==> inputs of run a <==
==> flow/design.v <==
module HandwashSensor(
    input clk,
    input reset,
    input acceptLeftHandDistance,
    input [15:0] leftHandDistance,
    input acceptLeftHandGain,
    input [7:0] leftHandGain,
    input acceptRightHandDistance,
    input [15:0] rightHandDistance,
    input acceptRightHandGain,
    input [7:0] rightHandGain,
    output waterOn
);
reg [15:0] leftHandDistanceHeld;
 always@(posedge clk)  begin
     if(reset)
         leftHandDistanceHeld <= 0;
     else if(acceptLeftHandDistance)
         leftHandDistanceHeld <= leftHandDistance;
     else
         leftHandDistanceHeld <= leftHandDistanceHeld;
 end
reg [7:0] leftHandGainHeld;
 always@(posedge clk)  begin
     if(reset)
         leftHandGainHeld <= 0;
     else if(acceptLeftHandGain)
         leftHandGainHeld <= leftHandGain;
     else
         leftHandGainHeld <= leftHandGainHeld;
 end
reg [15:0] rightHandDistanceHeld;
 always@(posedge clk)  begin
     if(reset)
         rightHandDistanceHeld <= 0;
     else if(acceptRightHandDistance)
         rightHandDistanceHeld <= rightHandDistance;
     else
         rightHandDistanceHeld <= rightHandDistanceHeld;
 end
reg [7:0] rightHandGainHeld;
 always@(posedge clk)  begin
     if(reset)
         rightHandGainHeld <= 0;
     else if(acceptRightHandGain)
         rightHandGainHeld <= rightHandGain;
     else
         rightHandGainHeld <= rightHandGainHeld;
 end
wire [15:0] leftHand;
 wire [23:0] leftHandDistanceHeld_Mult_leftHandGainHeld;
 DSP48_AxB dsp_leftHandDistanceHeld_Mult_leftHandGainHeld(
     .CLK(clk),
     .A({ {9{1'b0}}, leftHandDistanceHeld}),
     .B({ {10{1'b0}}, leftHandGainHeld}),
     .P(leftHandDistanceHeld_Mult_leftHandGainHeld)
 );
 reg [16:0] leftHandDistanceHeld_Mult_leftHandGainHeld_ShiftR_7;
 always@(posedge clk) begin
     if(reset)
         leftHandDistanceHeld_Mult_leftHandGainHeld_ShiftR_7 <= 0;
     else
         leftHandDistanceHeld_Mult_leftHandGainHeld_ShiftR_7 <= leftHandDistanceHeld_Mult_leftHandGainHeld >> 7;
 end
 assign leftHand = leftHandDistanceHeld_Mult_leftHandGainHeld_ShiftR_7;
wire [15:0] rightHand;
 wire [23:0] rightHandDistanceHeld_Mult_rightHandGainHeld;
 DSP48_AxB dsp_rightHandDistanceHeld_Mult_rightHandGainHeld(
     .CLK(clk),
     .A({ {9{1'b0}}, rightHandDistanceHeld}),
     .B({ {10{1'b0}}, rightHandGainHeld}),
     .P(rightHandDistanceHeld_Mult_rightHandGainHeld)
 );
 reg [16:0] rightHandDistanceHeld_Mult_rightHandGainHeld_ShiftR_7;
 always@(posedge clk) begin
     if(reset)
         rightHandDistanceHeld_Mult_rightHandGainHeld_ShiftR_7 <= 0;
     else
         rightHandDistanceHeld_Mult_rightHandGainHeld_ShiftR_7 <= rightHandDistanceHeld_Mult_rightHandGainHeld >> 7;
 end
 assign rightHand = rightHandDistanceHeld_Mult_rightHandGainHeld_ShiftR_7;
parameter threshold = 1500;
assign waterOn = leftHand != 0 && rightHand != 0 && (leftHand < threshold || rightHand < threshold);
endmodule
module DSP48_AxB
   (CLK,
    A,
    B,
    P);
  input CLK;
  input [24:0]A;
  input [17:0]B;
  output [42:0]P;
assign P = A*B;
endmodule
==> flow/run.sh <==
#!/bin/bash
# the make line also repeats each setting of config.mk as NAME=value (left out here)
make -C /OpenROAD-flow-scripts/flow DESIGN_CONFIG=/design/flow/config.mk WORK_HOME=/design/flow/orfs CLKGATE_MAP_FILE= finish
==> flow/config.mk <==
export PLATFORM = sky130hd
export DESIGN_NAME = HandwashSensor
export DESIGN_NICKNAME = HandwashSensor
export VERILOG_FILES = /design/flow/design.v
export SDC_FILE = /design/flow/constraint.sdc
export NUM_CORES = 4
export LEC_CHECK = 0
export ABC_AREA = 1
export CAP_MARGIN = 40
export CORE_ASPECT_RATIO = 1.55
export CORE_MARGIN = 10
export CORE_UTILIZATION = 41
export CTS_CLUSTER_DIAMETER = 183
export GPL_ROUTABILITY_DRIVEN = 0
export GPL_TIMING_DRIVEN = 1
export HOLD_SLACK_MARGIN = 0.29
export MAX_ROUTING_LAYER = met4
export MIN_ROUTING_LAYER = met1
export PLACE_DENSITY = 0.53
export SETUP_SLACK_MARGIN = 1.5
export SLEW_MARGIN = 35
==> flow/constraint.sdc <==
create_clock -name core_clock -period 7.0 [get_ports {clk}]
set_input_delay 1.4000 -clock core_clock [delete_from_list [all_inputs] [get_ports {clk}]]
set_output_delay 1.4000 -clock core_clock [all_outputs]
set_load 0.01 [all_outputs]
==> run b (differences from run a) <==
Settings changed: CAP_MARGIN 40 to 20, CORE_ASPECT_RATIO 1.55 to not set, CORE_MARGIN 10 to 2, CORE_UTILIZATION 41 to 72, CTS_CLUSTER_DIAMETER 183 to 400, CTS_CLUSTER_SIZE set to 96, GPL_ROUTABILITY_DRIVEN 0 to not set, GPL_TIMING_DRIVEN 1 to not set, HOLD_SLACK_MARGIN 0.29 to not set, MAX_ROUTING_LAYER met4 to not set, MIN_ROUTING_LAYER met1 to not set, PLACE_DENSITY 0.53 to not set, SETUP_SLACK_MARGIN 1.5 to not set, SLEW_MARGIN 35 to 20.
==> flow/constraint.sdc (replaced) <==
create_clock -name core_clock -period 4.24 [get_ports {clk}]
set_input_delay 0.8480 -clock core_clock [delete_from_list [all_inputs] [get_ports {clk}]]
set_output_delay 0.8480 -clock core_clock [all_outputs]
set_load 0.01 [all_outputs]
==> run c (differences from run a) <==
Settings changed: ABC_AREA 1 to 0, CAP_MARGIN 40 to 20, CELL_PAD_IN_SITES_DETAIL_PLACEMENT set to 1, CORE_ASPECT_RATIO 1.55 to 1.17, CORE_MARGIN 10 to 8, CORE_UTILIZATION 41 to 43, CTS_CLUSTER_DIAMETER 183 to not set, CTS_CLUSTER_SIZE set to 78, GPL_TIMING_DRIVEN 1 to 0, HOLD_SLACK_MARGIN 0.29 to not set, MIN_ROUTING_LAYER met1 to not set, PLACE_DENSITY 0.53 to not set, PLACE_DENSITY_LB_ADDON set to 0.14, SETUP_SLACK_MARGIN 1.5 to not set, SLEW_MARGIN 35 to 5.
==> run d (differences from run a) <==
Settings changed: ABC_AREA 1 to not set, CAP_MARGIN 40 to 20, CELL_PAD_IN_SITES_DETAIL_PLACEMENT set to 1, CORE_ASPECT_RATIO 1.55 to 1.17, CORE_UTILIZATION 41 to 35, CTS_CLUSTER_DIAMETER 183 to not set, CTS_CLUSTER_SIZE set to 78, GPL_TIMING_DRIVEN 1 to 0, HOLD_SLACK_MARGIN 0.29 to not set, MIN_ROUTING_LAYER met1 to not set, PLACE_DENSITY 0.53 to not set, PLACE_DENSITY_LB_ADDON set to 0.25, SETUP_SLACK_MARGIN 1.5 to not set, SLEW_MARGIN 35 to 20.
==> comparison table <==
| quantity | run a | run d | run c | run b |
|---|---|---|---|---|
| Cell depth of the worst flop-to-flop path | 15 | 17 | 18 | 20 |
| Final worst-path cycle share | 67.8% | 81.1% | 79.1% | 100% |
| Critical path required time | 7.30 ns | 7.24 ns | 7.20 ns | 4.48 ns |
| Switching portion of total power | 39.3% | 32.2% | 34.4% | 40.0% |
| Result of the run | timing/DRC/antenna clean | timing/DRC/antenna clean | timing/DRC/antenna clean | complete, but fails checks |
| Reasons for failing layout checks | - | - | - | setup timing |
| Final total power | 1.71 mW | 1.48 mW | 1.43 mW | 3.15 mW |
| Ys cells | 1573 | 1139 | 1139 | 1573 |
| Synth mux share | 0% | 5.02% | 5.02% | 0% |
| Wire length of the first global-routing pass | 49800 um | 45600 um | 45400 um | 48300 um |
| Top power consumer group | combinational cells | the clock network | sequential cells | combinational cells |
| Highest ir drop seen on vdd | 127 uV | 108 uV | 120 uV | 202 uV |
| Count of input and output buffers | 54 | 50 | 50 | 54 |
| Combined buffer and inverter count along the critical path | 1 | 4 | 5 | 6 |
| Hold worst-path end | rightHandDistanceHeld[1] | leftHandGainHeld[0] | leftHandGainHeld[0] | rightHandDistanceHeld[1] |
| Relative slew slack | 49.3% | 45.3% | 40.7% | 47.7% |
| Slowest Stage Delay on Critical Path | 0.73 ns | 0.56 ns | 0.59 ns | 0.55 ns |
| Placement-stage worst setup slack | 2.26 ns | 1.31 ns | 1.50 ns | -0.147 ns |
| Worst reg2reg path startpoint | rightHandGainHeld[7] | leftHandGainHeld[2] | rightHandGainHeld[4] | leftHandGainHeld[2] |
| DRT met1 WL | 9860 um | 10900 um | 10700 um | 10700 um |
| Total number of warnings across the stage logs | 26 | 26 | 26 | 29 |
| Routed WL | 29500 um | 26900 um | 26900 um | 31500 um |

* * *

==> inputs of branch sierra <==
Starts from the design.v that is shown in full above.
==> flow/config.mk <==
export PLATFORM = sky130hd
export DESIGN_NAME = HandwashSensor
export DESIGN_NICKNAME = HandwashSensor
export VERILOG_FILES = /design/flow/design.v
export SDC_FILE = /design/flow/constraint.sdc
export NUM_CORES = 4
export LEC_CHECK = 0
export CAP_MARGIN = 30
export CELL_PAD_IN_SITES_DETAIL_PLACEMENT = 2
export CELL_PAD_IN_SITES_GLOBAL_PLACEMENT = 2
export CORE_ASPECT_RATIO = 1.68
export CORE_MARGIN = 2
export CORE_UTILIZATION = 39
export CTS_CLUSTER_DIAMETER = 177
export CTS_CLUSTER_SIZE = 88
export GPL_ROUTABILITY_DRIVEN = 1
export GPL_TIMING_DRIVEN = 0
export MAX_ROUTING_LAYER = met5
export MIN_ROUTING_LAYER = met2
export SLEW_MARGIN = 20
export TNS_END_PERCENT = 20
==> flow/constraint.sdc <==
create_clock -name core_clock -period 3.64 [get_ports {clk}]
set_input_delay 0.7280 -clock core_clock [delete_from_list [all_inputs] [get_ports {clk}]]
set_output_delay 0.7280 -clock core_clock [all_outputs]
set_load 0.01 [all_outputs]
run.sh (not shown) runs the stock make flow with config.mk's settings and CLKGATE_MAP_FILE=.
==> branch delta (differences from branch sierra) <==
==> flow/config.mk (replaced) <==
export PLATFORM = sky130hd
export DESIGN_NAME = HandwashSensor
export DESIGN_NICKNAME = HandwashSensor
export VERILOG_FILES = /design/flow/design.v
export SDC_FILE = /design/flow/constraint.sdc
export NUM_CORES = 4
export LEC_CHECK = 0
export CAP_MARGIN = 20
export CELL_PAD_IN_SITES_DETAIL_PLACEMENT = 1
export CORE_ASPECT_RATIO = 1.6
export CORE_MARGIN = 2
export CORE_UTILIZATION = 40
export SLEW_MARGIN = 20
==> flow/constraint.sdc (replaced) <==
create_clock -name core_clock -period 7.0 [get_ports {clk}]
set_input_delay 1.4000 -clock core_clock [delete_from_list [all_inputs] [get_ports {clk}]]
set_output_delay 1.4000 -clock core_clock [all_outputs]
set_load 0.01 [all_outputs]
==> branch raven (differences from branch sierra) <==
==> flow/config.mk (replaced) <==
export PLATFORM = sky130hd
export DESIGN_NAME = HandwashSensor
export DESIGN_NICKNAME = HandwashSensor
export VERILOG_FILES = /design/flow/design.v
export SDC_FILE = /design/flow/constraint.sdc
export NUM_CORES = 4
export LEC_CHECK = 0
export CAP_MARGIN = 20
export CORE_MARGIN = 2
export CORE_UTILIZATION = 72
export CTS_CLUSTER_SIZE = 97
export PLACE_DENSITY = 0.41
export SLEW_MARGIN = 20
==> flow/constraint.sdc (replaced) <==
create_clock -name core_clock -period 9.73 [get_ports {clk}]
set_input_delay 1.9460 -clock core_clock [delete_from_list [all_inputs] [get_ports {clk}]]
set_output_delay 1.9460 -clock core_clock [all_outputs]
set_load 0.01 [all_outputs]
==> branch xenon (differences from branch sierra) <==
==> flow/config.mk (replaced) <==
export PLATFORM = sky130hd
export DESIGN_NAME = HandwashSensor
export DESIGN_NICKNAME = HandwashSensor
export VERILOG_FILES = /design/flow/design.v
export SDC_FILE = /design/flow/constraint.sdc
export NUM_CORES = 4
export LEC_CHECK = 0
export CAP_MARGIN = 20
export CORE_MARGIN = 2
export CORE_UTILIZATION = 40
export SLEW_MARGIN = 20
==> flow/constraint.sdc (replaced) <==
create_clock -name core_clock -period 5.18 [get_ports {clk}]
set_input_delay 1.0360 -clock core_clock [delete_from_list [all_inputs] [get_ports {clk}]]
set_output_delay 1.0360 -clock core_clock [all_outputs]
set_load 0.01 [all_outputs]
==> notes.md <==
Entry: Yosys synthesis followed by OpenROAD place and route.

Critical path:
- The run puts the data required time of the worst path at just under 4 ns.

Floorplan:
- The vertical die dimension reported for this design is around 210 um.
- The share of the core area taken by cells at floorplan is 0.397.

Power and ir drop:
- The run gives the leakage dissipation as roughly 6.1 nW.
- The run gives the internal power summed over all cells as approximately 0.0019 W.

Timing:
- The run puts the least setup slack across all paths after layout at -1.23 ns.
- In the final report, the number of endpoints failing setup comes to 32.
- The run gives the final-layout setup total negative slack as -25.83 ns.

Finish:
- The finished cells cover 12700 um^2.

Detailed routing:
- The routed layout has 11100 vias.
- In the detailed route, the total length drawn on met2 is 22000 um.

Outcome:
- The checks that failed were negative setup slack.
- The run finished, with violations left.
That was branch sierra.
==> notes.md <==
Entry: Yosys synthesis followed by OpenROAD place and route.

Floorplan:
- The run puts the die height at around 160 um.

Detailed routing:
- The run puts the wire length on met2 at ~11000 um.
- The final route contains approximately 7400 vias.

Power and ir drop:
- The power report puts the leakage power at between 5 and 6 nW.

Timing:
- The run puts the final-layout setup total negative slack at 0 ns.
- The critical path in the final layout is reported with a setup slack of between 0.3 and 0.4 ns.
- The run puts the number of setup violations in the final report at 0.

Outcome:
- The run finished with no timing, DRC or antenna violations.
That was branch xenon.
==> notes.md <==
Entry: Yosys synthesis followed by OpenROAD place and route.

Power and ir drop:
- In this run the static leakage power is between 5 and 6 nW.
- The run puts the internal power summed over all cells at around 0.001 W.

Critical path:
- The run gives the register-to-register setup slack as ~1.8 ns.
- The run puts the data required time of the worst path at slightly above 7 ns.
- The run puts the depth of the critical timing path with buffers and inverters included at 16.

Outcome:
- The flow ran to the end and the layout has no timing, DRC or antenna violations.

Floorplan:
- Measured along the y axis, the die boundary spans approximately 210 um.
- The run gives the floorplan-stage core utilization as 0.404.

Synthesis:
- For this run, the leading register cell type out of synthesis is sky130_fd_sc_hd__dfxtp_1.

Finish:
- The final report gives the standard cell area, fillers excluded, as approximately 11000 um^2.

Timing:
- The run puts the least setup slack across all paths after layout at between 1.5 and 2 ns.

Detailed routing:
- The run gives the wire length on met2 as around 15000 um.
That was branch delta.
==> notes.md <==
Entry: Yosys synthesis followed by OpenROAD place and route.

Timing:
- The run gives the number of setup violations in the final report as 0.
- The final timing report gives a worst setup slack of around 4.7 ns.

Outcome:
- The flow ran to the end and the layout has no timing, DRC or antenna violations.

Critical path:
- At the worst endpoint, the required time is 9.97 ns.

Power and ir drop:
- Cell internal power was estimated by the tool at 0.000716 W.
- The run gives the leakage dissipation as between 5 and 6 nW.

Detailed routing:
- The run gives the overall via count from detail_route as roughly 7700.
- The run gives the wire length on met2 as ~12000 um.

Finish:
- The run puts the area of all placed cells without fillers at 11200 um^2.

Floorplan:
- In this run the vertical extent of the chip is 123 um.
That was branch raven.

* * *

==> inputs of run X <==
RTL: the design.v shown in full above, as it stands there.
clock: 5.46 ns
lec_check: 0
cap_margin: 35
core_aspect_ratio: 1.95
core_margin: 2
core_utilization: 35
cts_cluster_diameter: 392
cts_cluster_size: 98
gpl_routability_driven: 0
gpl_timing_driven: 1
max_routing_layer: met5
place_density_lb_addon: 0.08
setup_slack_margin: -0.35
slew_margin: 0
tns_end_percent: 20
==> inputs of run H, as changes to run X <==
==> flow/config.mk (replaced) <==
export PLATFORM = sky130hd
export DESIGN_NAME = HandwashSensor
export DESIGN_NICKNAME = HandwashSensor
export VERILOG_FILES = /design/flow/design.v
export SDC_FILE = /design/flow/constraint.sdc
export NUM_CORES = 4
export LEC_CHECK = 0
export ABC_AREA = 1
export CAP_MARGIN = 35
export CORE_ASPECT_RATIO = 1.71
export CORE_MARGIN = 2
export CORE_UTILIZATION = 72
export CTS_CLUSTER_DIAMETER = 41
export CTS_CLUSTER_SIZE = 78
export GPL_ROUTABILITY_DRIVEN = 1
export GPL_TIMING_DRIVEN = 1
export MAX_ROUTING_LAYER = met5
export PLACE_DENSITY = 0.35
export SETUP_SLACK_MARGIN = -0.01
export SLEW_MARGIN = 30
export TNS_END_PERCENT = 20
==> flow/constraint.sdc (replaced) <==
create_clock -name core_clock -period 3.9 [get_ports {clk}]
set_input_delay 0.7800 -clock core_clock [delete_from_list [all_inputs] [get_ports {clk}]]
set_output_delay 0.7800 -clock core_clock [all_outputs]
set_load 0.01 [all_outputs]
==> inputs of run C, as changes to run X <==
==> flow/config.mk (replaced) <==
export PLATFORM = sky130hd
export DESIGN_NAME = HandwashSensor
export DESIGN_NICKNAME = HandwashSensor
export VERILOG_FILES = /design/flow/design.v
export SDC_FILE = /design/flow/constraint.sdc
export NUM_CORES = 4
export LEC_CHECK = 0
export CAP_MARGIN = 35
export CORE_ASPECT_RATIO = 0.93
export CORE_MARGIN = 2
export CORE_UTILIZATION = 72
export CTS_CLUSTER_DIAMETER = 47
export CTS_CLUSTER_SIZE = 78
export GPL_ROUTABILITY_DRIVEN = 1
export GPL_TIMING_DRIVEN = 1
export MAX_ROUTING_LAYER = met5
export PLACE_DENSITY = 0.66
export SETUP_SLACK_MARGIN = -0.35
export SLEW_MARGIN = 30
export TNS_END_PERCENT = 90
==> flow/constraint.sdc (replaced) <==
create_clock -name core_clock -period 4.12 [get_ports {clk}]
set_input_delay 0.8240 -clock core_clock [delete_from_list [all_inputs] [get_ports {clk}]]
set_output_delay 0.8240 -clock core_clock [all_outputs]
set_load 0.01 [all_outputs]
==> qor.csv <==
stage,metric,value,unit
power,Power Dens Cells,160,mW/mm²
outcome,status,finished clean,
finish,final instance area,0.0115,mm²
synthesis,Mux area share,5.02,%
routing,routed wire length,25600,µm
finish,non-clk buf share,6.01,%
routing,WL met3,465,µm
worst_hold_path,Hold Crit Depth,2,
power,Clock group,0.675,mW
The numbers above come from run X.

==> qor.csv <==
stage,metric,value,unit
outcome,status,aborted with a tool error,
outcome,failing step,global routing (5_1_grt),
outcome,First Err,[ERROR GRT-0116] Global routing finished with congestion. Check the congestion regions in the DRC Viewer.,
synthesis,Dominant Register Cell,dfxtp_1,
synthesis,share of the yosys chip area belonging to registers,14.5,%
cts,Resize count post-CTS,148,
synthesis,Mux area share,0,%
floorplanning,Core Footprint,0.0151,mm²
synthesis,xor+xnor area frac,0.634,%
synthesis,Area leader share,29.7,%
synthesis,yosys cell count,1573,
The numbers above come from run H.

==> qor.csv <==
stage,metric,value,unit
cts,clk latency late pin,0.37,ns
outcome,status,failed layout checks,
synthesis,Mux area share,5.02,%
finish,final instance area,0.0134,mm²
power,Clock group,0.901,mW
routing,WL met3,4190,µm
sta,setup ws final,-0.768,ns
grt,total track usage,39.3,%
worst_hold_path,Hold Crit Depth,2,
routing,routed wire length,37600,µm
finish,non-clk buf share,15.7,%
sta,Setup-failing EPs final,29,
power,Peak VDD IR,0.212,mV
outcome,SO Faults,setup timing,
The numbers above come from run C.

Power and IR drop assume default switching activity.
